===== design/flow/config.mk =====
export PLATFORM = sky130hd
export DESIGN_NAME = Integration
export DESIGN_NICKNAME = Integration
export VERILOG_FILES = /design/flow/design.v
export SDC_FILE = /design/flow/constraint.sdc
export NUM_CORES = 4
export LEC_CHECK = 0
export CAP_MARGIN = 20
export CORE_MARGIN = 2
export CORE_UTILIZATION = 72
export CTS_CLUSTER_SIZE = 13
export PLACE_DENSITY_LB_ADDON = 0.02
export SETUP_SLACK_MARGIN = -0.1
export SLEW_MARGIN = 40

===== design/flow/constraint.sdc =====
create_clock -name core_clock -period 2.02 [get_ports {clk}]
set_input_delay 0.4040 -clock core_clock [delete_from_list [all_inputs] [get_ports {clk}]]
set_output_delay 0.4040 -clock core_clock [all_outputs]
set_load 0.01 [all_outputs]

===== design/flow/design.v =====
`timescale 1ns / 1ps
module PC(input clk,input rst, 
	input [31:0]jump_address,
	input[31:0] alu_ou_result,
	input [31:0]alu_result,
	input [1:0]pc_source,
	input zero,
	input pcwrite ,
	input pcwrite_cond,
	output reg [31:0] pc_out
    );
	 wire pc_in;
	 assign pc_in=pcwrite||(zero&&pcwrite_cond);
	always@(posedge clk or posedge rst)begin
		if(rst)begin
			pc_out<=0;
		end
		else begin
			if(pc_in)begin
				case(pc_source)
					2'b00:pc_out<=pc_out+1;
					2'b01:pc_out<=alu_ou_result;
					2'b10:pc_out<=jump_address;
					default:pc_out<=alu_result;
				endcase
			end
		end
	end
endmodule
`timescale 1ns / 1ps
module Instruction_reg(input [31:0]instruction,
input IRwrite,
input clk,
input rst,
output reg[5:0]opcode,
output reg[5:0]func,
output reg[31:0]jump_address,
output reg[4:0]rs,
output reg[4:0]rt,
output reg[4:0]rd,
output reg[31:0]signextend
    );
always@(posedge clk or posedge rst)begin
	if(rst)begin
		opcode<=0;
		rs<=0;
		rt<=0;
		rd<=0;
		func<=0;
		jump_address<=0;
		signextend<=0;
	end	
	else begin
		if(IRwrite)begin
			opcode<=instruction[31:26];
			rs<=instruction[25:21];
			rt<=instruction[20:16];
			rd<=instruction[15:11];
			func<=instruction[5:0];
			jump_address<={16'b0, instruction[15:0]};
			signextend<= {{16{instruction[15]}}, instruction[15:0]};
		end	
	end 
end
endmodule
`timescale 1ns / 1ps
module memory_data_register(input [31:0]data_in,
	input clk,input rst,
	output reg [31:0]mdr_result
    );
	always@(posedge clk or posedge rst)begin
		if(rst)begin
			mdr_result<=0;
		end
		else
			mdr_result<=data_in;
	end
endmodule
`timescale 1ns / 1ps
module controlunit (
    input clk,
    input rst,
    input [5:0] opcode,
    output PCWrite,
    output IorD,
    output MemWrite,
    output IRWrite,
    output ALUSrcA,
    output [1:0] ALUSrcB,
    output [1:0] ALUOp,
    output MemtoReg,
    output RegWrite,
    output RegDst,
    output PCWriteCond,
    output MemRead,
    output [1:0] PCSource,
    output Branch
    );
  reg PCWrite_reg, IorD_reg, MemWrite_reg, IRWrite_reg, ALUSrcA_reg, MemtoReg_reg, RegWrite_reg, RegDst_reg, PCWriteCond_reg, MemRead_reg, Branch_reg;
  reg [1:0] PCSource_reg;
  reg [1:0] ALUSrcB_reg;
  reg [1:0] ALUOp_reg;
    reg [3:0] next_state, current_state;
    parameter IDLE = 4'b0000, FETCH = 4'b0001, DECODE = 4'b0010, RTYP1 = 4'b0011, RTYP2 = 4'b0100, LW = 4'b0101,
    LW1 = 4'b0110, LW2 = 4'b0111, SW = 4'b1000, SW1 = 4'b1001, BEQ = 4'b1010, JUMP = 4'b1011;
    always@(posedge clk or posedge rst)
    begin 
        if(rst)
            current_state <= IDLE;
        else
            current_state <= next_state;
    end
    always@(current_state or opcode) begin
        case(current_state)
            IDLE: next_state = FETCH;
            FETCH: next_state= DECODE;
            DECODE: 
                case(opcode)
                    6'b000000: next_state = RTYP1;
                    6'b100011: next_state = LW;
                    6'b101011: next_state = SW;
                    6'b000100: next_state = BEQ;
                    6'b001000: next_state = JUMP;
                    default: next_state = IDLE;
                endcase
            RTYP1: next_state = RTYP2;
            LW: next_state = LW1;
            LW1: next_state = LW2;
            SW: next_state = SW1;
            SW1: next_state = IDLE;
            LW2: next_state = IDLE;
            RTYP2: next_state = IDLE;
            BEQ: next_state = IDLE;
            JUMP: next_state = IDLE;
            default: next_state = IDLE;
        endcase
    end
    always@(current_state)
    begin
            PCWrite_reg = 0;
            IorD_reg = 0;
            MemWrite_reg = 0;
            IRWrite_reg = 0;
            ALUSrcA_reg = 0;
            ALUSrcB_reg = 0;
            ALUOp_reg = 0;
            MemtoReg_reg = 0;
            RegWrite_reg = 0;
            RegDst_reg = 0;
            PCWriteCond_reg = 0;
            MemRead_reg = 0;
            PCSource_reg = 0;
            Branch_reg = 0;
        case(current_state)
            FETCH: begin
                PCWrite_reg = 1;
                IRWrite_reg = 1;
                ALUSrcB_reg = 2'b01;
					 MemRead_reg=1;
            end
            DECODE: begin
                ALUSrcB_reg = 2'b11;
            end
            RTYP1: begin
                ALUSrcA_reg = 1;
                ALUOp_reg = 2'b10;
            end
            RTYP2: begin
                RegDst_reg = 1;
                RegWrite_reg = 1;
            end
            LW, SW: begin
                ALUSrcA_reg = 1;
                ALUSrcB_reg = 2'b10;
            end
            LW1: begin
                IorD_reg = 1;
                MemRead_reg = 1;
            end
            LW2: begin
                MemtoReg_reg = 1;
                RegWrite_reg = 1;
            end
            SW1: begin
                IorD_reg = 1;
                MemWrite_reg = 1;
            end
            BEQ: begin
                ALUSrcA_reg = 1;
                ALUOp_reg = 2'b01;
                PCSource_reg = 2'b01;
                PCWriteCond_reg = 1;
                Branch_reg = 1;
            end
            JUMP: begin
                PCSource_reg = 2'b10;
                PCWrite_reg = 1;
            end
        endcase
    end
    assign PCWrite = PCWrite_reg;
    assign IorD = IorD_reg;
    assign MemWrite = MemWrite_reg;
    assign IRWrite = IRWrite_reg;
    assign ALUSrcA = ALUSrcA_reg;
    assign ALUSrcB = ALUSrcB_reg;
    assign ALUOp = ALUOp_reg;
    assign MemtoReg = MemtoReg_reg;
    assign RegWrite = RegWrite_reg;
    assign RegDst = RegDst_reg;
    assign PCWriteCond = PCWriteCond_reg;
    assign MemRead = MemRead_reg;
    assign PCSource = PCSource_reg;
    assign Branch = Branch_reg;
endmodule
module Registers( input clk,input rst,
	input [4:0]rs,
	input [4:0]rt,
	input [4:0]rd,	
	input regdst,
	input regwrite,
	input memtoreg,
	input[31:0] alu_ou_result,
	input[31:0]mdr_result,
	output reg[31:0]rs_data,
	output reg[31:0]rt_data
    );
	reg [31:0] register [9:0];
	wire [4:0] wa = regdst ? rd : rt;
	always@(*)begin
		if(rst)begin
			rs_data=0;
			rt_data=0;
		end
		else begin
			rs_data=(rs<5'd10)?register[rs]:32'b0;
			rt_data=(rt<5'd10)?register[rt]:32'b0;
		end
	end
	always@(posedge clk)begin
		if(regwrite && wa<5'd10)begin
			if(memtoreg)begin
				register[wa]<=mdr_result;
			end
			else
				register[wa]<=alu_ou_result;
		end
	end
endmodule
module registerA(input clk,input rst, input [31:0]rs_data,
	output reg[31:0]A_out
    );
	always@(posedge clk or posedge rst)begin
		if(rst)
			A_out<=0;
		else
			A_out<=rs_data;
	end
endmodule
module registerB(input clk,input rst, input [31:0]rt_data,
	output reg[31:0]B_out
    );
	always@(posedge clk or posedge rst)begin
		if(rst)
			B_out<=0;
		else
			B_out<=rt_data;
	end
endmodule
module Alu_Control(input clk,input rst,
	input [5:0]func,
	input[1:0]alu_op,
	output reg[3:0] alu_control
    );
	always @(*) begin
    if (rst) begin
        alu_control = 4'b0000;
    end
    else begin
        case (alu_op)
            2'b10: case (func)
                6'b000000: alu_control = 4'b0010;
                6'b000001: alu_control = 4'b0110;
                6'b000010: alu_control = 4'b0000;
                default: alu_control = 4'b0010;
            endcase
            2'b01: alu_control = 4'b0110;
            2'b11: alu_control = 4'b0010;
            default: alu_control = 4'b0010;
        endcase
    end
end
endmodule
module ALU(alu_result,zero,clk,inputA,inputB,signextend,pc,alu_control,alu_src_A,alu_src_B);
  output reg [31:0] alu_result;
  output reg zero;
  input clk;
  input wire [31:0] inputA,inputB;
  input wire [31:0] signextend;
  input wire [31:0]pc;
  input wire [3:0] alu_control;
  input wire alu_src_A;
  input wire [1:0]alu_src_B;
 reg [31:0] input1,input2;
  always@(*)begin
	if(alu_src_A)
		input1=inputA;
	else
		input1=pc;
  end
  always@(*)begin
	case(alu_src_B)
		2'b00:input2=inputB;
		2'b01:input2=1;
		default:input2=signextend;
	endcase	
  end
  always @(*)
      begin
          case (alu_control)
          4'b0010: alu_result = input1 + input2; 
          4'b0110: alu_result = input1 - input2; 
          4'b0000: alu_result = input1 & input2; 
          4'b0001: alu_result = input1 | input2; 
          4'b1100: alu_result = ~(input1 | input2); 
          4'b1001: alu_result = input2 << input1 ; 
          default: alu_result = input1 + input2;
       endcase
      end
  always@(alu_result)       
    begin
      if(alu_result == 32'h0000_0000)
            zero = 1'b1;
        else
            zero = 1'b0;
    end
endmodule
`timescale 1ns / 1ps
module ALUreg(input[31:0]alu_result,
	input clk,input rst,
	output reg[31:0]alu_ou_result
    );
	always@(posedge clk or posedge rst)begin
		if(rst)
			alu_ou_result<=0;
		else
			alu_ou_result<=alu_result;
	end
endmodule
`timescale 1ns / 1ps
module Integration(input clk,
	 input rst,
	 output [31:0]mem_addr,
	 output [31:0]mem_wdata,
	 output mem_we,
	 input [31:0]mem_rdata
 );
 	wire [5:0]func;
	wire [31:0]signextend;
	wire [31:0]rs_data;
	wire [31:0]rt_data;
	 wire [31:0]mdr_result;
	 wire [31:0]A_out;
	  wire [31:0]B_out;
	  wire [31:0]alu_ou_result;
	   wire[3:0]alu_control;
	 wire zero;
	 wire [31:0]instruction;
	 wire [31:0]pc_out;
	 wire [31:0]jump_address;
	 wire [31:0]alu_result;
	 wire [5:0] opcode;
	 wire [4:0] rs;
	 wire [4:0] rt;
	 wire [4:0] rd;
	 wire PCWrite;
	 wire IorD;
	 wire MemWrite;
	 wire IRWrite;
	 wire ALUSrcA;
	 wire [1:0] ALUSrcB;
	 wire [1:0] ALUOp;
	 wire MemtoReg;
	 wire RegWrite;
	 wire RegDst;
	 wire PCWriteCond;
	 wire MemRead;
	 wire [1:0] PCSource;
	 wire Branch;
	assign instruction = mem_rdata;
	assign mem_addr = IorD ? alu_ou_result : pc_out;
	assign mem_wdata = B_out;
	assign mem_we = MemWrite;
PC pc (
    .clk(clk), 
    .rst(rst), 
    .jump_address(jump_address),
    .alu_ou_result(alu_ou_result),
    .alu_result(alu_result),
    .pc_source(PCSource), 
    .zero(zero),
    .pcwrite(PCWrite), 
    .pcwrite_cond(PCWriteCond),
    .pc_out(pc_out)
    );
	Instruction_reg IR (
    .instruction(instruction), 
    .IRwrite(IRWrite), 
    .clk(clk), 
    .rst(rst), 
    .opcode(opcode), 
    .func(func), 
    .jump_address(jump_address), 
    .rs(rs), 
    .rt(rt), 
    .rd(rd), 
    .signextend(signextend)
    );
	 memory_data_register mdr (
    .data_in(mem_rdata), 
    .clk(clk), 
    .rst(rst), 
    .mdr_result(mdr_result)
    );
	 controlunit control (
    .clk(clk), 
    .rst(rst), 
    .opcode(opcode), 
    .PCWrite(PCWrite), 
    .IorD(IorD), 
    .MemWrite(MemWrite), 
    .IRWrite(IRWrite), 
    .ALUSrcA(ALUSrcA), 
    .ALUSrcB(ALUSrcB), 
    .ALUOp(ALUOp), 
    .MemtoReg(MemtoReg), 
    .RegWrite(RegWrite), 
    .RegDst(RegDst), 
    .PCWriteCond(PCWriteCond), 
    .MemRead(MemRead), 
    .PCSource(PCSource), 
    .Branch(Branch)
    );
	Registers registermem (
    .clk(clk), 
    .rst(rst), 
    .rs(rs), 
    .rt(rt), 
    .rd(rd), 
    .regdst(RegDst), 
    .regwrite(RegWrite), 
    .memtoreg(MemtoReg), 
    .alu_ou_result(alu_ou_result), 
    .mdr_result(mdr_result), 
    .rs_data(rs_data), 
    .rt_data(rt_data)
    );
	 registerA Areg (
    .clk(clk), 
    .rst(rst), 
    .rs_data(rs_data), 
    .A_out(A_out)
    );
	 registerB Breg (
    .clk(clk), 
    .rst(rst), 
    .rt_data(rt_data), 
    .B_out(B_out)
    );
	Alu_Control alu_cont(
    .clk(clk), 
    .rst(rst), 
    .func(func), 
    .alu_op(ALUOp), 
    .alu_control(alu_control)
    );
	ALU alu (
    .alu_result(alu_result), 
    .zero(zero), 
	 .clk(clk),
    .inputA(A_out), 
    .inputB(B_out), 
    .signextend(signextend), 
    .pc(pc_out), 
    .alu_control(alu_control), 
    .alu_src_A(ALUSrcA), 
    .alu_src_B(ALUSrcB)
    );
	 ALUreg alureg (
    .alu_result(alu_result), 
    .clk(clk), 
    .rst(rst), 
    .alu_ou_result(alu_ou_result)
    );
endmodule

===== design/flow/run.sh =====
#!/bin/bash
# the make line also repeats each setting of config.mk as NAME=value (left out here)
make -C /OpenROAD-flow-scripts/flow DESIGN_CONFIG=/design/flow/config.mk WORK_HOME=/design/flow/orfs CLKGATE_MAP_FILE= finish

==> results of run 1 <==
==> through the flow <==
stage	setup TNS (ns)	setup slack, ns
2_1_floorplan	-957.12	-5.49
3_5_place_dp	-811.54	-4.39
3_3_place_gp	-670.88	-4.03
==> results.yml, run 1 <==
# generated from flow reports
logic_synthesis:
  yosysWarnings: 10
  edf_count: 320
  area_leaders: "edfxtp_1, dfrtp_1, mux4_2, mux2_2, a211oi_1"
  flop_cell: "edfxtp_1"
  topCombFamilyByArea: "multiplexers"
  synthAdderAreaFrac_pct: 1.81
  ys_seq_share_pct: 53.0
  synth_top_cell_by_area: "edfxtp_1"
  synthTopCellsByCount: "edfxtp_1, dfrtp_1, a211oi_1"
  numSynthFlops: 516
  yosys_area_mm2: 0.0274
  synthMostInstantiatedCell: "edfxtp_1"
  top_area_share_pct: 35.1
  synthXorXnorAreaFrac_pct: 1.69
  synth_nets: 2223
  mux_area_share_pct: 18.4
  synth_cell_types: 86
  syn-cell-area_mm2: 0.0274
  synthAoiAreaFrac_pct: 13.7
  yosysCellCount: 2150
  ys_sh_simple_pct: 8.71
  avgSynthCellArea_um2: 12.7
  ys_async_sr_fraction_pct: 38.0
  synthCells: 2150
placement:
  post_dp_cell_area_mm2: 0.0335
  dp_cells: 3160
  dp_hpwl_um: 76600
  place_congestion: 1.11
  portBuffers: 98
floorplan:
  die_h_um: 199
  core-area_mm2: 0.0376
  die_w_um: 199
  std_cell_rows: 71
  ios: 99
  dieArea_mm2: 0.0396
  fp_util_pct: 72.9
status:
  haltStage: "clock tree synthesis"
  stop_error: "[ERROR DPL-0033] detailed placement checks failed during check placement."
  status: "aborted with a tool error"
==> inputs of run 2 (changes only) <==
ABC_AREA = 1   (was unset)
CTS_CLUSTER_SIZE = 15   (was 13)
SETUP_SLACK_MARGIN = 0.59   (was -0.1)
SLEW_MARGIN = 20   (was 40)
==> run 2 against run 1 <==
Effect of this change:
- synthesized cell count up 54%
- the run fails in global routing
- die size is 2.1% higher
- area after synthesis grew 2.1%
==> results.yml, run 2 <==
# generated from flow reports
placement:
  post_dp_cell_area_mm2: 0.0339
  dp_hpwl_um: 72500
  place_congestion: 1.08
  dp_cells: 4291
  preCtsSetupSlack_ns: -3.39
  portBuffers: 98
status:
  status: "aborted with a tool error"
  stop_error: "[ERROR GRT-0116] Global routing finished with congestion. Check the congestion regions in the DRC Viewer."
  haltStage: "global routing"
logic_synthesis:
  synthTopCellsByCount: "nand2_1, inv_1, edfxtp_1"
  numSynthFlops: 516
  ys_seq_share_pct: 51.9
  flop_cell: "edfxtp_1"
  avgSynthCellArea_um2: 8.45
  yosysCellCount: 3310
  synthMostInstantiatedCell: "nand2_1"
  synth_nets: 3383
  synthAdderAreaFrac_pct: 1.77
  synthAoiAreaFrac_pct: 16.1
  edf_count: 320
  syn-cell-area_mm2: 0.0280
  synth_cell_types: 59
  mux_area_share_pct: 0.644
  topCombFamilyByArea: "simple AND/OR/NAND/NOR gates"
  synth_top_cell_by_area: "edfxtp_1"
  synthXorXnorAreaFrac_pct: 1.03
  yosys_area_mm2: 0.0280
  ys_sh_simple_pct: 21.2
  yosysWarnings: 10
  synthCells: 3310
  ys_async_sr_fraction_pct: 38.0
  area_leaders: "edfxtp_1, dfrtp_1, nand2_1, a21oi_1, inv_1"
  top_area_share_pct: 34.3
floorplan:
  std_cell_rows: 72
  ios: 99
  core-area_mm2: 0.0385
  die_w_um: 201
  die_h_um: 201
  fp_util_pct: 72.7
  dieArea_mm2: 0.0405
clock_network:
  cts-root-buf: "clkbuf_16"
  htree_levels: 2
  numCtsBuffers: 50
  clock_path_buffers: 3
  clock_sinks: 516
global_route:
  gr-usage-all-layers_pct: 85.9
  grt-ovfl-total: 168
-- run 2: layer usage --
metal / overflow / GRT usage (%)
met1: 7 / 86.4
met5: 0 / 49.0
met2: 98 / 96.7
met4: 56 / 85.4
met3: 7 / 76.5
-- run 2: timing repair --
item,in CTS
gates resized,365
hold buffers,0
cloned,8
pin swaps,67
endpoints found under the setup margin,1035
buffers inserted,53
-- run 2: stage by stage --
stage	hold WS, ns	TNS [ns]	util [%]
2_1_floorplan	0.435	-736.74	-
3_3_place_gp	0.493	-599.81	88.0
3_5_place_dp	0.518	-732.81	88.0
4_1_cts	0.261	-795.44	95.5
==> inputs of run 3 (changes only) <==
CORE_UTILIZATION = 62   (was 72)
CTS_CLUSTER_SIZE = 98   (was 15)
PLACE_DENSITY_LB_ADDON = unset   (was 0.02)
SETUP_SLACK_MARGIN = unset   (was 0.59)
clock period = 4.43 ns   (was 2.02 ns; I/O delays follow)
==> run 3 against run 2 <==
Effect of this change:
- now fails the layout checks on setup timing
- synthesized cell count did not move
- area after synthesis did not move
- die size rose by 16%
==> results.yml, run 3 <==
# implementation run metrics
route:
  wl_per_cell_um: 23.7
  drt.antenna.violating_nets: 0
  vias: 27400
  vias_per_cell: 6.37
  routed_wl_um: 102000
  dr.pass1.iters: 9
  first_iter_violations: 4059
  post-route-drc-count: 0
  diodes: 0
setup_path:
  rr_worst_depth: 40
  r2r_end: "pc.pc_out[25]"
  cp-start-kind: "register"
  required_ns: 4.97
  cp_common_cell: "nand2_1"
  critPathKind: "register to register"
  reg2reg_from: "control.current_state[0]"
  endpoint: "pc.pc_out[25]"
  slowest_delay_ns: 0.43
  endpoint_kind: "register"
  critPathTopFamily: "simple AND/OR/NAND/NOR gates"
  critical_path_depth: 40
  rrSetupSlack_ns: -0.71
  path_buffers: 5
  critical_path.max_fanout: 7
  cp_slowest_cell: "dfrtp_1"
  crit_arrival_ns: 5.68
  startpoint: "control.current_state[0]"
floorplan:
  fp_util_pct: 63.0
  die_w_um: 216
  core-area_mm2: 0.0444
  std_cell_rows: 77
  die_h_um: 216
  dieArea_mm2: 0.0469
  ios: 99
logic_synthesis:
  flop_cell: "edfxtp_1"
  numSynthFlops: 516
  synth_cell_types: 59
  synth_top_cell_by_area: "edfxtp_1"
  syn-cell-area_mm2: 0.0280
  yosys_area_mm2: 0.0280
  yosysWarnings: 10
  ys_seq_share_pct: 51.9
  synthTopCellsByCount: "nand2_1, inv_1, edfxtp_1"
  avgSynthCellArea_um2: 8.45
  area_leaders: "edfxtp_1, dfrtp_1, nand2_1, a21oi_1, inv_1"
  synthCells: 3310
  synth_nets: 3383
  synthAdderAreaFrac_pct: 1.77
  mux_area_share_pct: 0.644
  edf_count: 320
  top_area_share_pct: 34.3
  synthXorXnorAreaFrac_pct: 1.03
  yosysCellCount: 3310
  ys_sh_simple_pct: 21.2
  synthMostInstantiatedCell: "nand2_1"
  synthAoiAreaFrac_pct: 16.1
  ys_async_sr_fraction_pct: 38.0
  topCombFamilyByArea: "simple AND/OR/NAND/NOR gates"
placement:
  portBuffers: 98
  post_dp_cell_area_mm2: 0.0318
  preCtsSetupSlack_ns: -0.950
  dp_hpwl_um: 68200
  place_congestion: 1.03
clock_network:
  clkTransAtPathRegs_ns: 0.06
  cts_tree: "yes"
  clock_sinks: 516
  clock_path_buffers: 3
  cts-root-buf: "clkbuf_16"
  clock_latency_ns: 0.63
  numCtsBuffers: 53
  htree_levels: 2
final_timing:
  setup_viol: 39
  finalCriticalPeriod_ns: 5.14
  drv_slew: 0
  fin_skew_ns: 0.0352
  grt_setup_unrepaired: "yes"
  finalHoldViolCount: 0
  clock.fmax_mhz: 195
  worst_pin_slew_ns: 1.18
  worst_slack_ns: -0.710
  min_period_over_period_pct: 116
  slew_headroom_pct: 21.4
job:
  tool_warnings: 39
  drv_cap: 0
global_route:
  grt_max_degree: 235
  gr-usage-all-layers_pct: 42.6
  grt_pass1_wl_um: 152000
  antenna_found_initial: 2
  grt_pass1_vias: 26600
  grt-ovfl-total: 0
status:
  status: "finished with violations"
  violatedChecks: "setup timing"
worst_hold_path:
  hp-start: "IR.opcode[0]"
  hold_depth: 2
  whs_endpoint: "IR.opcode[0]"
  hold_class: "register to register"
layout:
  area.growth.synth_to_final_pct: 23.5
  fin_util_pct: 77.8
  fin_nets: 3737
  fin_area_mm2: 0.0346
-- run 3: through the flow --
step	cells	setup TNS [ns]	hold WS (ns)
6_report	4301	-21.60	0.536
5_1_grt	4301	-33.37	0.568
4_1_cts	4287	-17.10	0.524
3_5_place_dp	4163	-30.73	0.510
3_3_place_gp	4163	-25.78	0.493
2_1_floorplan	3310	-69.03	0.476
-- run 3: layer usage --
layer | GRT usage, % | vias to the layer above | wire length (µm)
met2 | 66.8 | 2041 | 45900
met5 | 0 | - | 29
met1 | 56.2 | 12900 | 37100
met3 | 9.08 | 459 | 12600
li1 | - | 12000 | -
met4 | 22.2 | 4 | 6290
-- run 3: final cells by class --
class                      count  area, µm²
clock buffer                  79       1480
clock inverter                21        305
fill                        3004       9860
inverter                     362       1360
multi-input combinational   2261      12200
sequential                   516      14500
tap                          592        741
timing repair buffer         470       3980
-- run 3: repair_timing --
item | 4_1_cts | 5_1_grt
hold buffers | 0 | 0
gates resized | 94 | 97
pin swaps | 29 | 62
gates cloned | 3 | 1
hold endpoints to repair | 0 | 0
setup buffers | 21 | 16
endpoints found under the setup margin | 55 | 58
==> inputs of run 4 (changes only) <==
ABC_AREA = unset   (was 1)
CELL_PAD_IN_SITES_DETAIL_PLACEMENT = 0   (was unset)
CORE_UTILIZATION = 66   (was 62)
CTS_CLUSTER_SIZE = 42   (was 98)
SETUP_SLACK_MARGIN = -0.35   (was unset)
clock period = 4.85 ns   (was 4.43 ns; I/O delays follow)
==> run 4 against run 3 <==
Effect of this change:
- still fails the layout checks on setup timing
- first-iteration DRC count decreased by 8.5%
- clock skew decreased by 0.012 ns
- count of clock-buffer cells in the layout decreased by 10
- routed wire length increased by 1.3%
- worst hold slack got worse by 0.0055 ns
- critical path type unchanged
- non-clock buffer count increased by 6
- sequential share of layout area increased by 0.62 points
- area after synthesis decreased by 2.1%
- synthesized cell count decreased by 35%
- highest routed layer unchanged
- register-to-register slack got worse by 0.15 ns
==> results.yml, run 4 <==
# implementation run metrics
worst_hold_path:
  whs_endpoint: "IR.rs[4]"
  hold_class: "register to register"
  hold_depth: 1
  hp-start: "IR.rs[4]"
setup_path:
  critical_path_depth: 27
  required_ns: 5.29
  crit_arrival_ns: 6.16
  cp_common_cell: "buf_4"
  startpoint: "control.current_state[1]"
  reg2reg_from: "control.current_state[1]"
  endpoint_kind: "register"
  critPathKind: "register to register"
  critPathTopFamily: "AND-OR/OR-AND gates"
  cp-start-kind: "register"
  critical_path.max_fanout: 8
  slowest_delay_ns: 0.45
  rr_worst_depth: 27
  rrSetupSlack_ns: -0.87
  r2r_end: "pc.pc_out[0]"
  endpoint: "pc.pc_out[0]"
  cp_slowest_cell: "nor4_1"
  path_buffers: 8
global_route:
  grt_pass1_wl_um: 152000
  gr-usage-all-layers_pct: 47.2
  grt_max_degree: 78
  grt_pass1_vias: 23200
  grt-ovfl-total: 0
  antenna_found_initial: 6
layout:
  register_area_mm2: 0.0145
  fin_area_mm2: 0.0341
  fill_cells: 1952
  area.growth.synth_to_final_pct: 24.3
  fin_util_pct: 83.2
  comb_area_mm2: 0.0132
  fin_nets: 2605
logic_synthesis:
  syn-cell-area_mm2: 0.0274
  synth_cell_types: 86
  synthMostInstantiatedCell: "edfxtp_1"
  top_area_share_pct: 35.1
  synthTopCellsByCount: "edfxtp_1, dfrtp_1, a211oi_1"
  synthXorXnorAreaFrac_pct: 1.69
  area_leaders: "edfxtp_1, dfrtp_1, mux4_2, mux2_2, a211oi_1"
  synthCells: 2150
  yosysWarnings: 10
  avgSynthCellArea_um2: 12.7
  flop_cell: "edfxtp_1"
  mux_area_share_pct: 18.4
  ys_async_sr_fraction_pct: 38.0
  synth_top_cell_by_area: "edfxtp_1"
  synthAoiAreaFrac_pct: 13.7
  edf_count: 320
  topCombFamilyByArea: "multiplexers"
  ys_sh_simple_pct: 8.71
  numSynthFlops: 516
  synthAdderAreaFrac_pct: 1.81
  synth_nets: 2223
  yosysCellCount: 2150
  ys_seq_share_pct: 53.0
  yosys_area_mm2: 0.0274
final_timing:
  slew_headroom_pct: 29.1
  min_period_over_period_pct: 118
  finalHoldViolCount: 0
  grt_setup_unrepaired: "yes"
  finalCriticalPeriod_ns: 5.72
  drv_slew: 0
  fin_skew_ns: 0.0234
  setup_viol: 36
  worst_slack_ns: -0.865
  holdWs_ns: 0.530
  clock.fmax_mhz: 175
  worst_pin_slew_ns: 1.06
  finalSetupTns_ns: -26.24
route:
  vias_per_cell: 7.69
  wl_met3_um: 15900
  routed_wl_um: 103000
  wl_met1_um: 34100
  post-route-drc-count: 0
  first_iter_violations: 3712
  dr.pass1.iters: 6
  wl_per_cell_um: 33.3
  vias: 23800
  drt.antenna.violating_nets: 0
  highest_layer: "met5"
  wl_met2_um: 46000
job:
  drv_cap: 0
  tool_warnings: 36
floorplan:
  fp_util_pct: 67.0
  ios: 99
  dieArea_mm2: 0.0432
  die_h_um: 208
  die_w_um: 208
  std_cell_rows: 74
  core-area_mm2: 0.0409
clock_network:
  clock_sinks: 516
  clkTransAtPathRegs_ns: 0.07
  numCtsBuffers: 47
  htree_levels: 2
  clock_latency_ns: 0.59
  cts-root-buf: "clkbuf_16"
  clock_path_buffers: 3
  cts_tree: "yes"
placement:
  portBuffers: 98
  place_congestion: 1.00
  dp_hpwl_um: 64400
  post_dp_cell_area_mm2: 0.0315
status:
  status: "finished with violations"
  violatedChecks: "setup timing"
[run 4: cell type report]
cell class / count / share of cell area (%)
Sequential cell: 516 / 42.7
Timing Repair Buffer: 476 / 11.8
Clock buffer: 69 / 3.98
Multi-Input combinational cell: 1445 / 38.8
Tap cell: 532 / 1.95
Inverter: 46 / 0.518
Antenna cell: 1 / 0.00735
Clock inverter: 15 / 0.312
[run 4: layer usage]
layer / up-vias / GRT usage, %
met5: - / 1.45
met4: 10 / 22.7
met3: 643 / 15.0
met2: 2624 / 72.4
met1: 11400 / 61.7
li1: 9185 / -
[run 4: through the flow]
| step | setup WS, ns | instances |
|---|---|---|
| after floorplan | -3.23 | 2150 |
| after global placement | -1.18 | 2987 |
| after detailed placement | -1.39 | 2987 |
| after CTS | -0.714 | 3091 |
| after global routing | -1.00 | 3100 |
| final | -0.865 | 3100 |
[run 4: repair_timing]
item,4_1_cts,5_1_grt
gates resized,138,67
setup buffers,22,9
cloned,1,0
hold buffers,0,0
setup endpoints to repair,34,34
pin swaps,62,50
==> inputs of run 5 (changes only) <==
CELL_PAD_IN_SITES_DETAIL_PLACEMENT = unset   (was 0)
CORE_UTILIZATION = 39   (was 66)
CTS_CLUSTER_SIZE = unset   (was 42)
SETUP_SLACK_MARGIN = unset   (was -0.35)
clock period = 12.6 ns   (was 4.85 ns; I/O delays follow)
==> run 5 against run 4 <==
Effect of this change:
- the run now finishes clean
- count of clock-buffer cells in the layout is 5 lower
- worst hold slack is essentially flat
- cell area shrank 8.5%
- global-route usage down 23 points
- routed wire length decreased by 14%
- via count shrank 18%
- setup slack improved by 5.1 ns
- non-clock buffer count down 334
- sequential cell count unchanged
- die size increased by 68%
- largest cell class unchanged
==> results.yml, run 5 <==
# implementation run metrics
job:
  drv_cap: 0
  tool_warnings: 33
route:
  dr.pass1.iters: 6
  first_iter_violations: 2008
  routed_wl_um: 89000
  vias_per_cell: 6.14
  vias: 19600
  post-route-drc-count: 0
  drt.antenna.violating_nets: 0
  wl_per_cell_um: 28.0
final_timing:
  finalHoldViolCount: 0
  clock.fmax_mhz: 119
  fin_skew_ns: 0.0209
  worst_pin_slew_ns: 1.05
  setup_viol: 0
  min_period_over_period_pct: 66.6
  grt_setup_unrepaired: "no"
  finalSetupTns_ns: 0
  slew_headroom_pct: 29.4
  drv_slew: 0
  finalCriticalPeriod_ns: 8.39
  holdWs_ns: 0.530
setup_path:
  reg2reg_from: "control.current_state[0]"
  slowest_delay_ns: 0.69
  critPathKind: "input pin to register"
  critical_path_depth: 20
  endpoint: "pc.pc_out[12]"
  critical_path.max_fanout: 118
  endpoint_kind: "register"
  path_buffers: 4
  required_ns: 13.09
  critPathTopFamily: "AND-OR/OR-AND gates"
  cp-start-kind: "input pin"
  crit_arrival_ns: 8.89
  rrSetupSlack_ns: 4.36
  r2r_end: "pc.pc_out[12]"
  startpoint: "rst"
  path_cells: "clkdlybuf4s50_1 -> inv_8 -> nand2_1 -> buf_4 -> nand2_1 -> o31ai_1 -> a211oi_1 -> ha_1 -> o21ai_0 -> a21oi_1 -> o22ai_1 -> a2111oi_0 -> mux2i_1 -> o311ai_1 -> a2111oi_0 -> nand4_1 -> o21ai_4 -> buf_4 -> o21ai_0 -> a22o_1"
  rr_worst_depth: 29
  cp_slowest_cell: "inv_8"
logic_synthesis:
  synth_top_cell_by_area: "edfxtp_1"
  numSynthFlops: 516
  yosysCellCount: 2150
  ys_sh_simple_pct: 8.71
  flop_cell: "edfxtp_1"
  synth_cell_types: 86
  synthTopCellsByCount: "edfxtp_1, dfrtp_1, a211oi_1"
  top_area_share_pct: 35.1
  syn-cell-area_mm2: 0.0274
  ys_async_sr_fraction_pct: 38.0
  synthAoiAreaFrac_pct: 13.7
  synthMostInstantiatedCell: "edfxtp_1"
  yosysWarnings: 10
  area_leaders: "edfxtp_1, dfrtp_1, mux4_2, mux2_2, a211oi_1"
  synthCells: 2150
  ys_seq_share_pct: 53.0
  synthXorXnorAreaFrac_pct: 1.69
  topCombFamilyByArea: "multiplexers"
  synth_nets: 2223
  synthAdderAreaFrac_pct: 1.81
  mux_area_share_pct: 18.4
  yosys_area_mm2: 0.0274
  edf_count: 320
  avgSynthCellArea_um2: 12.7
floorplan:
  die_h_um: 269
  dieArea_mm2: 0.0724
  ios: 99
  core-area_mm2: 0.0698
  std_cell_rows: 97
  die_w_um: 269
  fp_util_pct: 39.3
clock_network:
  cts-root-buf: "clkbuf_16"
  cts_tree: "yes"
  clock_path_buffers: 3
  clkTransAtPathRegs_ns: 0.06
  numCtsBuffers: 51
  clock_latency_ns: 0.62
  post_cts_resize_count: 0
  cts_hold_buf: 0
  htree_levels: 2
  post_cts_buffers: 0
  clock_sinks: 516
placement:
  place_congestion: 0.931
  dp_hpwl_um: 59800
  post_dp_cell_area_mm2: 0.0295
  portBuffers: 98
layout:
  fin_nets: 2275
  area.growth.synth_to_final_pct: 13.7
  fin_area_mm2: 0.0311
worst_hold_path:
  hp-start: "IR.opcode[1]"
  whs_endpoint: "IR.opcode[1]"
  hold_class: "register to register"
  hold_depth: 1
global_route:
  grt_max_degree: 119
  antenna_found_initial: 0
  grt-ovfl-total: 0
  grt_pass1_wl_um: 130000
  grt_pass1_vias: 19300
  gr-usage-all-layers_pct: 24.5
status:
  status: "timing/DRC/antenna clean"
run 5: final cells by class:
| type | instances | area (µm²) |
|---|---|---|
| Fill cell | 6283 | 38600 |
| Sequential cell | 516 | 14500 |
| Multi-Input combinational cell | 1445 | 12300 |
| Clock buffer | 64 | 1360 |
| Timing Repair Buffer | 142 | 1320 |
| Tap cell | 940 | 1180 |
| Clock inverter | 29 | 312 |
| Inverter | 46 | 180 |
| Antenna cell | 2 | 5.00 |
run 5: per-stage QoR:
stage | std cells | setup slack, ns | utilization (%)
6_report | 3184 | 4.21 | 44.6
5_1_grt | 3182 | 3.61 | 44.6
4_1_cts | 3182 | 4.25 | 44.6
3_5_place_dp | 3089 | 3.62 | 42.2
3_3_place_gp | 3089 | 3.63 | 42.2
2_1_floorplan | 2150 | 1.48 | -
run 5: metal layers:
layer	global-route usage (%)	vias up	share of wire, %
met5	0	-	0
met4	7.22	0	2.8
met3	3.95	134	6.7
met2	39.5	816	47
met1	34.3	10100	43
li1	-	8536	-
==> inputs of run 6 (changes only) <==
ABC_AREA = 1   (was unset)
CELL_PAD_IN_SITES_DETAIL_PLACEMENT = 2   (was unset)
CELL_PAD_IN_SITES_GLOBAL_PLACEMENT = 2   (was unset)
CORE_MARGIN = 6   (was 2)
CORE_UTILIZATION = 40   (was 39)
CTS_CLUSTER_DIAMETER = 239   (was unset)
GPL_TIMING_DRIVEN = 0   (was unset)
HOLD_SLACK_MARGIN = 0.16   (was unset)
PLACE_DENSITY_LB_ADDON = 0.22   (was unset)
SETUP_SLACK_MARGIN = 1.32   (was unset)
TNS_END_PERCENT = 95   (was unset)
clock period = 8.49 ns   (was 12.6 ns; I/O delays follow)
==> run 6 against run 5 <==
Effect of this change:
- still clean
- routed wire length up 69%
- die size up 5.6%
- first-iteration DRC count increased by 42%
- sequential cell count unchanged
- synthesized cell count increased by 54%
- utilization up 3.0 points
- final cell count grew 41%
- clock skew increased by 0.023 ns
- critical path depth increased by 5
- setup slack got worse by 2.6 ns
==> results.yml, run 6 <==
# implementation run metrics
status:
  status: "timing/DRC/antenna clean"
logic_synthesis:
  avgSynthCellArea_um2: 8.45
  yosys_area_mm2: 0.0280
  mux_area_share_pct: 0.644
  synthMostInstantiatedCell: "nand2_1"
  synthAoiAreaFrac_pct: 16.1
  ys_sh_simple_pct: 21.2
  ys_seq_share_pct: 51.9
  edf_count: 320
  flop_cell: "edfxtp_1"
  synth_nets: 3383
  synthCells: 3310
  synth_cell_types: 59
  synthXorXnorAreaFrac_pct: 1.03
  syn-cell-area_mm2: 0.0280
  topCombFamilyByArea: "simple AND/OR/NAND/NOR gates"
  synthAdderAreaFrac_pct: 1.77
  top_area_share_pct: 34.3
  numSynthFlops: 516
  ys_async_sr_fraction_pct: 38.0
  yosysWarnings: 10
  area_leaders: "edfxtp_1, dfrtp_1, nand2_1, a21oi_1, inv_1"
  synthTopCellsByCount: "nand2_1, inv_1, edfxtp_1"
  synth_top_cell_by_area: "edfxtp_1"
  yosysCellCount: 3310
final_timing:
  finalCriticalPeriod_ns: 6.92
  fin_skew_ns: 0.0443
  worst_pin_slew_ns: 1.23
  grt_setup_unrepaired: "no"
  finalSetupTns_ns: 0
  min_period_over_period_pct: 81.5
  setup_viol: 0
  slew_headroom_pct: 17.2
  clock.fmax_mhz: 145
  drv_slew: 0
  finalHoldViolCount: 0
  worst_slack_ns: 1.57
setup_path:
  reg2reg_from: "control.current_state[2]"
  cp-start-kind: "input pin"
  critical_path_depth: 25
  rr_worst_depth: 32
  slowest_delay_ns: 0.66
  r2r_end: "pc.pc_out[5]"
  cp_slowest_cell: "clkdlybuf4s50_1"
  endpoint: "pc.pc_out[5]"
  startpoint: "rst"
  required_ns: 9.02
  path_buffers: 4
  critPathTopFamily: "simple AND/OR/NAND/NOR gates"
  endpoint_kind: "register"
  cp_common_cell: "nand2_1"
  crit_arrival_ns: 7.45
  rrSetupSlack_ns: 1.77
  critPathKind: "input pin to register"
  critical_path.max_fanout: 10
route:
  vias_per_cell: 6.32
  routed_wl_um: 151000
  post-route-drc-count: 0
  vias: 28400
  wl_per_cell_um: 33.6
  dr.pass1.iters: 5
  first_iter_violations: 2861
  drt.antenna.violating_nets: 0
layout:
  fin_util_pct: 47.7
  fin_nets: 3581
  fill_cells: 7498
  fin_area_mm2: 0.0329
  area.growth.synth_to_final_pct: 17.4
  stdcell_count: 4488
clock_network:
  cts_tree: "yes"
  htree_levels: 2
  clock_sinks: 516
  cts_hold_buf: 0
  clkTransAtPathRegs_ns: 0.07
  clock_path_buffers: 3
  cts-root-buf: "clkbuf_16"
  numCtsBuffers: 57
  clock_latency_ns: 0.65
floorplan:
  core-area_mm2: 0.0689
  fp_util_pct: 40.6
  die_h_um: 277
  std_cell_rows: 96
  dieArea_mm2: 0.0765
  die_w_um: 277
  ios: 99
global_route:
  gr-usage-all-layers_pct: 37.7
  grt_pass1_wl_um: 216000
  grtUsageMet3_pct: 7.01
  grt_pass1_vias: 31100
  antenna_found_initial: 2
  grt.busiest_layer: "met2"
  grt_max_degree: 38
  met1_usage_pct: 44.4
  grt-ovfl-total: 0
  gr-usage-met2_pct: 65.5
worst_hold_path:
  hp-start: "pc.pc_out[31]"
  whs_endpoint: "pc.pc_out[31]"
  hold_class: "register to register"
  hold_depth: 2
placement:
  preCtsSetupSlack_ns: 0.359
  place_congestion: 0.953
  portBuffers: 98
  dp_cells: 4376
  post_dp_cell_area_mm2: 0.0307
  dp_hpwl_um: 110000
job:
  tool_warnings: 30
  drv_cap: 0
==> run 6: through the flow <==
stage	hold slack (ns)
after floorplan	0.476
after global placement	0.500
after detailed placement	0.522
after CTS	0.539
after global routing	0.571
final	0.540
==> run 6: repair_timing <==
| action | in CTS | in global routing |
|---|---|---|
| buffers inserted | 0 | 0 |
| endpoints found under the setup margin | 32 | 0 |
| gates resized | 2 | 0 |
==> run 6: metal layers <==
metal	up-vias	wire length, µm
li1	11700	-
met4	2	10000
met2	1640	73300
met3	531	11700
met1	14500	55500
met5	-	11
==> run 6: layout make-up <==
class                      instances  area [µm²]  area share (%)
clock inverter                    37         482            1.47
multi-input combinational       2259       11500            34.9
timing repair buffer             139        1510            4.59
clock buffer                      70        1630            4.97
buffer                           173         712            2.17
sequential                       516       14500            44.2
antenna                            1        2.50         0.00762
inverter                         362        1360            4.15
tap                              931        1160            3.55
==> inputs of run 7 (changes only) <==
ABC_AREA = unset   (was 1)
CAP_MARGIN = 5   (was 20)
CELL_PAD_IN_SITES_DETAIL_PLACEMENT = unset   (was 2)
CELL_PAD_IN_SITES_GLOBAL_PLACEMENT = unset   (was 2)
CORE_MARGIN = 2   (was 6)
CORE_UTILIZATION = 72   (was 40)
CTS_CLUSTER_DIAMETER = unset   (was 239)
CTS_CLUSTER_SIZE = 41   (was unset)
GPL_TIMING_DRIVEN = unset   (was 0)
HOLD_SLACK_MARGIN = unset   (was 0.16)
MAX_ROUTING_LAYER = met4   (was unset)
PLACE_DENSITY = 0.64   (was unset)
PLACE_DENSITY_LB_ADDON = unset   (was 0.22)
SETUP_SLACK_MARGIN = -0.44   (was 1.32)
TNS_END_PERCENT = unset   (was 95)
clock period = 5.0 ns   (was 8.49 ns; I/O delays follow)
==> run 7 against run 6 <==
Effect of this change:
- the flow now stops in global routing
- synthesized cell count shrank 35%
- area after synthesis shrank 2.1%
- die size shrank 48%
==> results.yml, run 7 <==
# generated from flow reports
logic_synthesis:
  ys_sh_simple_pct: 8.71
  synthAoiAreaFrac_pct: 13.7
  yosysWarnings: 10
  mux_area_share_pct: 18.4
  flop_cell: "edfxtp_1"
  syn-cell-area_mm2: 0.0274
  ys_seq_share_pct: 53.0
  yosys_area_mm2: 0.0274
  yosysCellCount: 2150
  synthMostInstantiatedCell: "edfxtp_1"
  ys_async_sr_fraction_pct: 38.0
  avgSynthCellArea_um2: 12.7
  synthCells: 2150
  synth_top_cell_by_area: "edfxtp_1"
  edf_count: 320
  synthXorXnorAreaFrac_pct: 1.69
  synthAdderAreaFrac_pct: 1.81
  numSynthFlops: 516
  synth_nets: 2223
  synth_cell_types: 86
  synthTopCellsByCount: "edfxtp_1, dfrtp_1, a211oi_1"
  top_area_share_pct: 35.1
  topCombFamilyByArea: "multiplexers"
  area_leaders: "edfxtp_1, dfrtp_1, mux4_2, mux2_2, a211oi_1"
clock_network:
  numCtsBuffers: 46
  cts-root-buf: "clkbuf_16"
  clock_path_buffers: 3
  cts_hold_buf: 0
  htree_levels: 2
  clock_sinks: 516
floorplan:
  ios: 99
  std_cell_rows: 71
  die_w_um: 199
  dieArea_mm2: 0.0396
  fp_util_pct: 72.9
  core-area_mm2: 0.0376
  die_h_um: 199
status:
  status: "aborted with a tool error"
  stop_error: "[ERROR GRT-0232] Routing congestion too high. Check the congestion heatmap in the GUI."
  haltStage: "global routing"
placement:
  place_congestion: 1.04
  dp_hpwl_um: 68900
  portBuffers: 98
global_route:
  grt-ovfl-total: 155
  gr-usage-all-layers_pct: 84.7
## run 7: timing repair
item | 4_1_cts
pin swaps | 64
setup buffers | 45
endpoints found under the setup margin | 33
gates resized | 188
cloned | 4
## run 7: stage by stage
step	instances	area [µm²]	TNS (ns)	worst slack, ns
2_1_floorplan	2150	27500	-153.53	-3.11
3_3_place_gp	2970	31500	-22.39	-0.776
3_5_place_dp	2970	31500	-33.75	-1.10
4_1_cts	3080	34000	-16.70	-0.614
## run 7: per-layer routing
metal,GRT overflow,track usage [%]
met4,63,83.6
met2,80,94.7
met5,-,-
met1,1,84.2
met3,11,73.0
==> inputs of run 8 (changes only) <==
CAP_MARGIN = 20   (was 5)
CELL_PAD_IN_SITES_GLOBAL_PLACEMENT = 1   (was unset)
CORE_UTILIZATION = 40   (was 72)
CTS_CLUSTER_SIZE = unset   (was 41)
GPL_TIMING_DRIVEN = 0   (was unset)
MAX_ROUTING_LAYER = unset   (was met4)
PLACE_DENSITY = unset   (was 0.64)
SETUP_SLACK_MARGIN = unset   (was -0.44)
TNS_END_PERCENT = 95   (was unset)
clock period = 8.0 ns   (was 5.0 ns; I/O delays follow)
==> run 8 against run 7 <==
Effect of this change:
- the run now finishes clean
- area after synthesis unchanged
- synthesized cell count is the same
- die size increased by 78%
==> results.yml, run 8 <==
# implementation run metrics
setup_path:
  critPathKind: "register to register"
  critical_path_depth: 31
  rrSetupSlack_ns: 0.47
  endpoint: "pc.pc_out[6]"
  r2r_end: "pc.pc_out[6]"
  cp-start-kind: "register"
  crit_arrival_ns: 8.03
  critical_path.max_fanout: 10
  cp_common_cell: "o21ai_0"
  required_ns: 8.50
  cp_slowest_cell: "a221oi_1"
  reg2reg_from: "control.current_state[0]"
  startpoint: "control.current_state[0]"
  endpoint_kind: "register"
  path_buffers: 7
  rr_worst_depth: 31
  critPathTopFamily: "AND-OR/OR-AND gates"
  slowest_delay_ns: 0.42
logic_synthesis:
  synth_nets: 2223
  mux_area_share_pct: 18.4
  yosysWarnings: 10
  synth_top_cell_by_area: "edfxtp_1"
  avgSynthCellArea_um2: 12.7
  top_area_share_pct: 35.1
  yosysCellCount: 2150
  synth_cell_types: 86
  numSynthFlops: 516
  ys_async_sr_fraction_pct: 38.0
  syn-cell-area_mm2: 0.0274
  synthTopCellsByCount: "edfxtp_1, dfrtp_1, a211oi_1"
  synthAdderAreaFrac_pct: 1.81
  yosys_area_mm2: 0.0274
  synthCells: 2150
  edf_count: 320
  ys_seq_share_pct: 53.0
  synthAoiAreaFrac_pct: 13.7
  area_leaders: "edfxtp_1, dfrtp_1, mux4_2, mux2_2, a211oi_1"
  synthMostInstantiatedCell: "edfxtp_1"
  flop_cell: "edfxtp_1"
  synthXorXnorAreaFrac_pct: 1.69
  topCombFamilyByArea: "multiplexers"
  ys_sh_simple_pct: 8.71
floorplan:
  fp_util_pct: 40.6
  die_h_um: 266
  std_cell_rows: 95
  dieArea_mm2: 0.0706
  ios: 99
  die_w_um: 266
  core-area_mm2: 0.0675
clock_network:
  clock_sinks: 516
  clkTransAtPathRegs_ns: 0.07
  cts_hold_buf: 0
  numCtsBuffers: 54
  clock_path_buffers: 3
  htree_levels: 2
  cts-root-buf: "clkbuf_16"
  clock_latency_ns: 0.61
  cts_tree: "yes"
route:
  first_iter_violations: 1605
  diodes: 0
  dr.pass1.iters: 5
  post-route-drc-count: 0
  vias: 19800
  routed_wl_um: 98100
  vias_per_cell: 6.09
  wl_per_cell_um: 30.1
  drt.antenna.violating_nets: 0
job:
  tool_warnings: 31
  drv_cap: 0
global_route:
  gr-usage-all-layers_pct: 27.7
  grt-ovfl-total: 0
  grt_pass1_vias: 20000
  grt_max_degree: 33
  grt_pass1_wl_um: 142000
  antenna_found_initial: 2
layout:
  fin_nets: 2410
  fin_util_pct: 47.3
  fill_cells: 6119
  area.growth.synth_to_final_pct: 16.5
  comb_area_mm2: 0.0123
  register_area_mm2: 0.0145
placement:
  preCtsSetupSlack_ns: -0.943
  portBuffers: 98
  dp_hpwl_um: 75700
  place_congestion: 0.921
final_timing:
  worst_pin_slew_ns: 1.19
  min_period_over_period_pct: 94.1
  holdWs_ns: 0.512
  worst_slack_ns: 0.473
  clock.fmax_mhz: 133
  setup_viol: 0
  grt_setup_unrepaired: "no"
  fin_skew_ns: 0.0259
  slew_headroom_pct: 20.8
  drv_slew: 0
  finalCriticalPeriod_ns: 7.53
  finalHoldViolCount: 0
worst_hold_path:
  hp-start: "IR.rs[4]"
  hold_depth: 1
  hold_class: "register to register"
  whs_endpoint: "IR.rs[4]"
status:
  status: "timing/DRC/antenna clean"
==> run 8: layout make-up <==
class / instances / area share, %
clock buffer: 73 / 4.65
buffer: 143 / 1.89
multi-input combinational: 1445 / 38.6
timing repair buffer: 130 / 4.49
inverter: 46 / 0.553
tap: 873 / 3.42
timing repair inverter: 1 / 0.0157
clock inverter: 26 / 0.933
sequential: 516 / 45.5
==> run 8: per-layer routing <==
metal / wire [µm] / share of wire (%) / track usage, %
met4: 3420 / 3.5 / 9.20
met3: 4900 / 5.0 / 3.11
met2: 46000 / 47 / 44.9
met1: 43700 / 45 / 38.9
met5: 0 / 0 / 0
==> run 8: through the flow <==
| stage | setup TNS [ns] | instances | instance area (µm²) |
|---|---|---|---|
| final | 0 | 3253 | 31900 |
| after global routing | 0 | 3253 | 31900 |
| after CTS | 0 | 3250 | 31800 |
| after detailed placement | -28.13 | 3147 | 30000 |
| after global placement | -286.12 | 3121 | 29500 |
| after floorplan | -20.09 | 2150 | 27400 |
==> run 8: timing repair <==
action	4_1_cts	5_1_grt
endpoints found under the setup margin	32	32
pin swaps	2	1
resized	6	13
buffers inserted	3	2
gates cloned	1	0
==> inputs of run 9 (changes only) <==
CAP_MARGIN = 5   (was 20)
CELL_PAD_IN_SITES_GLOBAL_PLACEMENT = unset   (was 1)
CORE_MARGIN = 9   (was 2)
CORE_UTILIZATION = 63   (was 40)
GPL_ROUTABILITY_DRIVEN = 0   (was unset)
GPL_TIMING_DRIVEN = unset   (was 0)
HOLD_SLACK_MARGIN = -0.07   (was unset)
MAX_ROUTING_LAYER = met4   (was unset)
PLACE_DENSITY_LB_ADDON = 0.21   (was unset)
SETUP_SLACK_MARGIN = -0.01   (was unset)
SLEW_MARGIN = 25   (was 20)
TNS_END_PERCENT = 85   (was 95)
clock period = 9.35 ns   (was 8.0 ns; I/O delays follow)
==> run 9 against run 8 <==
Effect of this change:
- worst hold slack got worse by 0.0043 ns
- utilization increased by 25 points
- synthesized cell count is the same
- register-to-register slack better by 0.96 ns
- critical endpoint is now pc.pc_out[12]
- still clean
- clock skew shrank 0.0015 ns
- critical path type unchanged
- fmax is 4.9% lower
- final cell count is 13% lower
- sequential cell count did not move
==> results.yml, run 9 <==
# implementation run metrics
layout:
  register_area_mm2: 0.0145
  fill_cells: 2767
  comb_area_mm2: 0.0123
  area.growth.synth_to_final_pct: 12.3
  fin_nets: 2275
route:
  vias_per_cell: 7.36
  routed_wl_um: 83800
  first_iter_violations: 3231
  drt.antenna.violating_nets: 0
  vias: 20800
  post-route-drc-count: 0
  wl_per_cell_um: 29.7
  dr.pass1.iters: 7
status:
  status: "timing/DRC/antenna clean"
setup_path:
  critical_path.max_fanout: 27
  rr_worst_depth: 26
  crit_arrival_ns: 8.41
  cp-start-kind: "register"
  critPathKind: "register to register"
  rrSetupSlack_ns: 1.44
  critPathTopFamily: "AND-OR/OR-AND gates"
  endpoint_kind: "register"
  critical_path_depth: 26
  reg2reg_from: "control.current_state[0]"
  r2r_end: "pc.pc_out[12]"
  required_ns: 9.84
  path_buffers: 1
  slowest_delay_ns: 0.67
  startpoint: "control.current_state[0]"
  endpoint: "pc.pc_out[12]"
  cp_common_cell: "o21ai_0"
  cp_slowest_cell: "o21ai_4"
logic_synthesis:
  numSynthFlops: 516
  synthTopCellsByCount: "edfxtp_1, dfrtp_1, a211oi_1"
  yosys_area_mm2: 0.0274
  syn-cell-area_mm2: 0.0274
  ys_seq_share_pct: 53.0
  top_area_share_pct: 35.1
  mux_area_share_pct: 18.4
  ys_sh_simple_pct: 8.71
  synthAdderAreaFrac_pct: 1.81
  synthCells: 2150
  synth_top_cell_by_area: "edfxtp_1"
  synthMostInstantiatedCell: "edfxtp_1"
  synthXorXnorAreaFrac_pct: 1.69
  synth_nets: 2223
  yosysWarnings: 10
  synth_cell_types: 86
  synthAoiAreaFrac_pct: 13.7
  yosysCellCount: 2150
  topCombFamilyByArea: "multiplexers"
  ys_async_sr_fraction_pct: 38.0
  avgSynthCellArea_um2: 12.7
  flop_cell: "edfxtp_1"
  area_leaders: "edfxtp_1, dfrtp_1, mux4_2, mux2_2, a211oi_1"
  edf_count: 320
global_route:
  grt_pass1_vias: 20300
  antenna_found_initial: 3
  gr-usage-all-layers_pct: 33.4
  grt_pass1_wl_um: 125000
  grt-ovfl-total: 0
  grt_max_degree: 197
final_timing:
  worst_slack_ns: 1.44
  worst_pin_slew_ns: 1.01
  finalHoldViolCount: 0
  finalSetupTns_ns: 0
  clock.fmax_mhz: 126
  drv_slew: 0
  slew_headroom_pct: 32.4
  fin_skew_ns: 0.0243
  finalCriticalPeriod_ns: 7.91
  min_period_over_period_pct: 84.6
  setup_viol: 0
  grt_setup_unrepaired: "no"
floorplan:
  die_w_um: 227
  fp_util_pct: 64.6
  dieArea_mm2: 0.0513
  core-area_mm2: 0.0424
  std_cell_rows: 75
  die_h_um: 227
  ios: 99
clock_network:
  clkTransAtPathRegs_ns: 0.07
  clock_sinks: 516
  htree_levels: 2
  post_cts_resize_count: 0
  post_cts_buffers: 0
  numCtsBuffers: 49
  cts_hold_buf: 0
  clock_latency_ns: 0.60
  cts-root-buf: "clkbuf_16"
  clock_path_buffers: 3
  cts_tree: "yes"
worst_hold_path:
  whs_endpoint: "IR.rs[4]"
  hold_depth: 1
  hp-start: "IR.rs[4]"
  hold_class: "register to register"
placement:
  preCtsSetupSlack_ns: 1.33
  portBuffers: 98
  dp_hpwl_um: 54000
job:
  drv_cap: 0
  tool_warnings: 33
[run 9: final cells by class]
type / instances / area share (%)
Antenna cell: 3 / 0.0244
Clock buffer: 61 / 4.44
Multi-Input combinational cell: 1445 / 39.9
Tap cell: 577 / 2.35
Sequential cell: 516 / 47.2
Timing Repair Buffer: 144 / 4.52
Clock inverter: 27 / 0.940
Inverter: 46 / 0.573
[run 9: per-stage QoR]
step / area (µm²) / util, % / cells / hold slack (ns)
after detailed placement: 29000 / 68.5 / 2726 / 0.497
final: 30800 / 72.5 / 2819 / 0.508
after global routing: 30800 / 72.5 / 2818 / 0.534
after floorplan: 27400 / - / 2150 / 0.482
after global placement: 29000 / 68.5 / 2726 / 0.499
after CTS: 30700 / 72.4 / 2814 / 0.514
[run 9: per-layer routing]
metal	up-vias	track usage [%]	part of all wire [%]
met5	-	-	0
met4	0	15.9	5.0
met3	316	6.91	12
met2	1707	50.6	46
met1	10200	43.1	36
li1	8525	-	-
==> inputs of run 10 (changes only) <==
CAP_MARGIN = 0   (was 5)
CORE_MARGIN = 2   (was 9)
CORE_UTILIZATION = 69   (was 63)
CTS_CLUSTER_DIAMETER = 28   (was unset)
CTS_CLUSTER_SIZE = 41   (was unset)
GPL_ROUTABILITY_DRIVEN = unset   (was 0)
HOLD_SLACK_MARGIN = unset   (was -0.07)
MAX_ROUTING_LAYER = unset   (was met4)
PLACE_DENSITY_LB_ADDON = unset   (was 0.21)
SETUP_SLACK_MARGIN = 1.59   (was -0.01)
SLEW_MARGIN = 20   (was 25)
TNS_END_PERCENT = unset   (was 85)
clock period = 6.27 ns   (was 9.35 ns; I/O delays follow)
==> run 10 against run 9 <==
Effect of this change:
- the run now fails in global routing
- die size shrank 19%
- area after synthesis did not move
- synthesized cell count did not move
==> results.yml, run 10 <==
# generated from flow reports
floorplan:
  std_cell_rows: 72
  fp_util_pct: 70.4
  die_h_um: 203
  core-area_mm2: 0.0389
  ios: 99
  die_w_um: 203
  dieArea_mm2: 0.0413
logic_synthesis:
  edf_count: 320
  area_leaders: "edfxtp_1, dfrtp_1, mux4_2, mux2_2, a211oi_1"
  synthAoiAreaFrac_pct: 13.7
  syn-cell-area_mm2: 0.0274
  flop_cell: "edfxtp_1"
  synthXorXnorAreaFrac_pct: 1.69
  synthTopCellsByCount: "edfxtp_1, dfrtp_1, a211oi_1"
  ys_seq_share_pct: 53.0
  avgSynthCellArea_um2: 12.7
  yosysCellCount: 2150
  synth_cell_types: 86
  mux_area_share_pct: 18.4
  synthCells: 2150
  synth_top_cell_by_area: "edfxtp_1"
  ys_sh_simple_pct: 8.71
  ys_async_sr_fraction_pct: 38.0
  numSynthFlops: 516
  topCombFamilyByArea: "multiplexers"
  synthAdderAreaFrac_pct: 1.81
  yosys_area_mm2: 0.0274
  synthMostInstantiatedCell: "edfxtp_1"
  top_area_share_pct: 35.1
  yosysWarnings: 10
  synth_nets: 2223
clock_network:
  clock_sinks: 516
  cts_hold_buf: 0
  htree_levels: 3
  clock_path_buffers: 3
  numCtsBuffers: 87
  cts-root-buf: "clkbuf_16"
status:
  haltStage: "global routing"
  status: "aborted with a tool error"
placement:
  portBuffers: 98
  place_congestion: 0.987
  dp_hpwl_um: 61900
[run 10: through the flow]
step	worst slack [ns]	cells	area, µm²
global placement	0.0113	2723	29500
CTS	0.611	2907	33400
detailed placement	-0.100	2723	29500
floorplan	-2.09	2150	27500
[run 10: what timing repair did]
action	4_1_cts
resized	144
pin swaps	44
hold endpoints to repair	0
cloned	3
setup endpoints to repair	79
buffers inserted	21
==> inputs of run 11 (changes only) <==
CAP_MARGIN = 20   (was 0)
CORE_UTILIZATION = 70   (was 69)
CTS_CLUSTER_DIAMETER = unset   (was 28)
CTS_CLUSTER_SIZE = 13   (was 41)
SETUP_SLACK_MARGIN = unset   (was 1.59)
clock period = 2.51 ns   (was 6.27 ns; I/O delays follow)
==> run 11 against run 10 <==
Effect of this change:
- the flow again stops in global routing
- area after synthesis did not move
- die size fell by 1.4%
- synthesized cell count did not move
==> results.yml, run 11 <==
# generated from flow reports
status:
  status: "aborted with a tool error"
  haltStage: "global routing"
  stop_error: "[ERROR GRT-0232] Routing congestion too high. Check the congestion heatmap in the GUI."
logic_synthesis:
  synth_cell_types: 86
  synth_top_cell_by_area: "edfxtp_1"
  ys_sh_simple_pct: 8.71
  synthAoiAreaFrac_pct: 13.7
  area_leaders: "edfxtp_1, dfrtp_1, mux4_2, mux2_2, a211oi_1"
  yosysCellCount: 2150
  synthCells: 2150
  synth_nets: 2223
  syn-cell-area_mm2: 0.0274
  edf_count: 320
  avgSynthCellArea_um2: 12.7
  synthTopCellsByCount: "edfxtp_1, dfrtp_1, a211oi_1"
  flop_cell: "edfxtp_1"
  synthAdderAreaFrac_pct: 1.81
  topCombFamilyByArea: "multiplexers"
  ys_seq_share_pct: 53.0
  synthXorXnorAreaFrac_pct: 1.69
  synthMostInstantiatedCell: "edfxtp_1"
  yosys_area_mm2: 0.0274
  yosysWarnings: 10
  numSynthFlops: 516
  mux_area_share_pct: 18.4
  ys_async_sr_fraction_pct: 38.0
  top_area_share_pct: 35.1
floorplan:
  die_h_um: 202
  ios: 99
  fp_util_pct: 70.9
  std_cell_rows: 72
  core-area_mm2: 0.0386
  dieArea_mm2: 0.0407
  die_w_um: 202
clock_network:
  cts-root-buf: "clkbuf_16"
  numCtsBuffers: 48
  clock_path_buffers: 3
  htree_levels: 2
  cts_hold_buf: 0
  clock_sinks: 516
placement:
  place_congestion: 1.06
  preCtsSetupSlack_ns: -3.65
  portBuffers: 98
  dp_hpwl_um: 71300
global_route:
  gr-usage-all-layers_pct: 84.1
  grt-ovfl-total: 99
run 11: stage by stage:
step | setup TNS [ns] | utilization, % | instances | cell area (µm²)
global placement | -346.95 | 85.0 | 3105 | 32900
CTS | -413.96 | 93.2 | 3234 | 36000
floorplan | -520.91 | - | 2150 | 27800
detailed placement | -438.40 | 85.0 | 3105 | 32900
run 11: layer usage:
layer	GRT overflow	GRT usage [%]
met2	45	95.0
met4	49	83.7
met5	1	51.3
met3	3	74.4
met1	1	84.0
run 11: what timing repair did:
action | 4_1_cts
pin swaps | 125
cloned | 4
endpoints found under the setup margin | 812
buffers inserted | 56
gates resized | 345
